## run A
Design UT_TOP, start of the top module:
module UT_TOP (
    clk, 
    rst_n, 
    in_valid, 
    in_time,
    out_valid, 
    out_display, 
    out_day
);
clock: 12.3 ns
lec_check: 0
abc_area: 1
cap_margin: 40
core_aspect_ratio: 1.35
core_margin: 2
core_utilization: 72
cts_cluster_diameter: 69
cts_cluster_size: 10
hold_slack_margin: 0.29
slew_margin: 20
run.sh (not shown) runs the stock make flow with config.mk's settings and CLKGATE_MAP_FILE=.
Seen in the log of run A: GRT-0116 during global routing (5_1_grt), after which the run never completed.
diff inputs: run A => run B
diff --git a/flow/config.mk b/flow/config.mk
--- a/flow/config.mk
+++ b/flow/config.mk
@@ -8,9 +8,9 @@
 export ABC_AREA = 1
-export CAP_MARGIN = 40
-export CORE_ASPECT_RATIO = 1.35
+export CAP_MARGIN = 20
 export CORE_MARGIN = 2
 export CORE_UTILIZATION = 72
-export CTS_CLUSTER_DIAMETER = 69
-export CTS_CLUSTER_SIZE = 10
+export CTS_CLUSTER_SIZE = 36
 export HOLD_SLACK_MARGIN = 0.29
+export PLACE_DENSITY_LB_ADDON = 0.21
+export SETUP_SLACK_MARGIN = -1.03
 export SLEW_MARGIN = 20
==> flow/constraint.sdc <==
create_clock -name core_clock -period 13.3 [get_ports {clk}]
set_input_delay 2.6600 -clock core_clock [delete_from_list [all_inputs] [get_ports {clk}]]
set_output_delay 2.6600 -clock core_clock [all_outputs]
set_load 0.01 [all_outputs]
==> results <==
| run B | all stages done | FAIL | max-capacitance violations, max-slew violations, negative setup slack |
Diff run A -> run B: part of the Yosys area used for sequential elements saw little to no change, yosys synthesis chip area barely changed, core utilization at floorplan increased 0.56 points.
Re number of buffers on the longest clock path: no difference whatsoever between run B and run A.
In the reports for run A and run B, the smaller core area belongs to run B.
~same post-synthesis average cell area in run A and run B
Re x dimension of the die: run A and run B aren't equal, and the higher value belongs to run B.
Comparing worst setup slack after placement for run A and run B, the bigger number came from run B.
Re quantity of gates resized following cts: run A and run B aren't equal, and the lower value belongs to run B.
Compared run B vs run A, and count of placed standard cells including taps is down in run B.
Setup changes, run B to run C
==> flow/config.mk <==
export PLATFORM = sky130hd
export DESIGN_NAME = UT_TOP
export DESIGN_NICKNAME = UT_TOP
export VERILOG_FILES = /design/flow/design.v
export SDC_FILE = /design/flow/constraint.sdc
export NUM_CORES = 4
export LEC_CHECK = 0
export CAP_MARGIN = 20
export CORE_MARGIN = 2
export CORE_UTILIZATION = 71
export CTS_CLUSTER_SIZE = 74
export MIN_ROUTING_LAYER = met1
export PLACE_DENSITY_LB_ADDON = 0.0
export SETUP_SLACK_MARGIN = -0.73
export SLEW_MARGIN = 20
Findings:
Minimum clock period for run C: 0.12 ns down relative to run B
Area after synthesis for run C: about 3.4% up relative to run B
The die used by run C is larger than the one used by run B.
From run B to run C the numbers moved as follows: critical path arrival went down; total core area went up by about 4%; number of setup buffers added after CTS went up by 23; via count increased by 460 relative to the old numbers.
The setup slack of run C is larger than that of run B.
The synthesized cell count in run C is 0.906 times that in run B.
Re cell area: run C is 11% up on run B.
Highest metal layer with signal wires = met4: run B; highest metal layer with signal wires = met5: run C
Looking at final cell count without fillers across run C and run B, the one that comes out higher is run B.
Run C: complete, dirty (negative setup slack)
Input-level comparison between run D and run C:
diff --git a/flow/config.mk b/flow/config.mk
--- a/flow/config.mk
+++ b/flow/config.mk
@@ -7,2 +7,3 @@
 export LEC_CHECK = 0
+export ABC_AREA = 1
 export CAP_MARGIN = 20
@@ -10,6 +11,2 @@
 export CORE_UTILIZATION = 71
-export CTS_CLUSTER_SIZE = 74
-export MIN_ROUTING_LAYER = met1
-export PLACE_DENSITY_LB_ADDON = 0.0
-export SETUP_SLACK_MARGIN = -0.73
 export SLEW_MARGIN = 20
==> flow/constraint.sdc <==
create_clock -name core_clock -period 14.4 [get_ports {clk}]
set_input_delay 2.8800 -clock core_clock [delete_from_list [all_inputs] [get_ports {clk}]]
set_output_delay 2.8800 -clock core_clock [all_outputs]
set_load 0.01 [all_outputs]
[summary]
Total core area, run D vs run C: down slightly
Of the two values seen for prevailing logic family in the synthesized netlist, AND-OR/OR-AND gates was produced by run C and simple AND/OR/NAND/NOR gates by run D.
Vertical die size delta for run D relative to run C: about 1.6% lower
Run D against run C: detailed-placement wirelength estimate saw a decrease; count of instances resized after the clock tree is built went down; TritonCTS sink count saw little to no change; floorplan net count +about 10%.
Run D never completed; the flow aborted with a tool error in global routing (5_1_grt).
The die of run D is smaller than the one used in run C.
Row area figure in the yosys stat output: run D lower / run C higher
Going from run C to run D, number of distinct library cells after synthesis lower; area after synthesis lower.
Run D: post-CTS repair timing setup buffer count lower than run C
Setup changes, run D to run E
diff --git a/flow/config.mk b/flow/config.mk
--- a/flow/config.mk
+++ b/flow/config.mk
@@ -7,3 +7,2 @@
 export LEC_CHECK = 0
-export ABC_AREA = 1
 export CAP_MARGIN = 20
@@ -11,2 +10,6 @@
 export CORE_UTILIZATION = 71
+export CTS_CLUSTER_SIZE = 76
+export MIN_ROUTING_LAYER = met1
+export PLACE_DENSITY_LB_ADDON = 0.05
+export SETUP_SLACK_MARGIN = -0.73
 export SLEW_MARGIN = 20
==> flow/constraint.sdc <==
create_clock -name core_clock -period 13.3 [get_ports {clk}]
set_input_delay 2.6600 -clock core_clock [delete_from_list [all_inputs] [get_ports {clk}]]
set_output_delay 2.6600 -clock core_clock [all_outputs]
set_load 0.01 [all_outputs]
Among run D and run E, the run that stopped before the end is run D, and it is the only one.
global routing (5_1_grt): run D exited with error
Run E had finished all stages when the layout checks came back failing, citing negative setup slack.
Relative to run D, width of the die increased by 2.4 um in run E.
Of run E and run D, run D shows the higher synthesized net count, with run E below it.
Taking run D as the reference, in run E area of placed instances shows an increase of 2200 um2; area of the chip shows an increase of about 3.3%; synthesized chip area reported by yosys shows an increase of 3.4%; mux contribution to synthesized area shows an increase of 3.3 points.
The inputs of run F differ from those of run E as listed below.
diff --git a/flow/config.mk b/flow/config.mk
--- a/flow/config.mk
+++ b/flow/config.mk
@@ -9,7 +9,3 @@
 export CORE_MARGIN = 2
-export CORE_UTILIZATION = 71
-export CTS_CLUSTER_SIZE = 76
-export MIN_ROUTING_LAYER = met1
-export PLACE_DENSITY_LB_ADDON = 0.05
-export SETUP_SLACK_MARGIN = -0.73
+export CORE_UTILIZATION = 40
 export SLEW_MARGIN = 20
==> flow/constraint.sdc <==
create_clock -name core_clock -period 15.0 [get_ports {clk}]
set_input_delay 3.0000 -clock core_clock [delete_from_list [all_inputs] [get_ports {clk}]]
set_output_delay 3.0000 -clock core_clock [all_outputs]
set_load 0.01 [all_outputs]
## What came out
Run F reached the final stage; the timing, design-rule and antenna checks on its layout passed. Per the comparison of run F with run E, well tap count increased by 236 relative to the old numbers, final instance area decreased 5.1%, core utilization decreased by 42 points relative to the old numbers. Run F against run E: proportion of cell area spent on the clock network higher; number of signal-net buffers in the layout lower; maximum root-to-sink buffer count roughly the same.
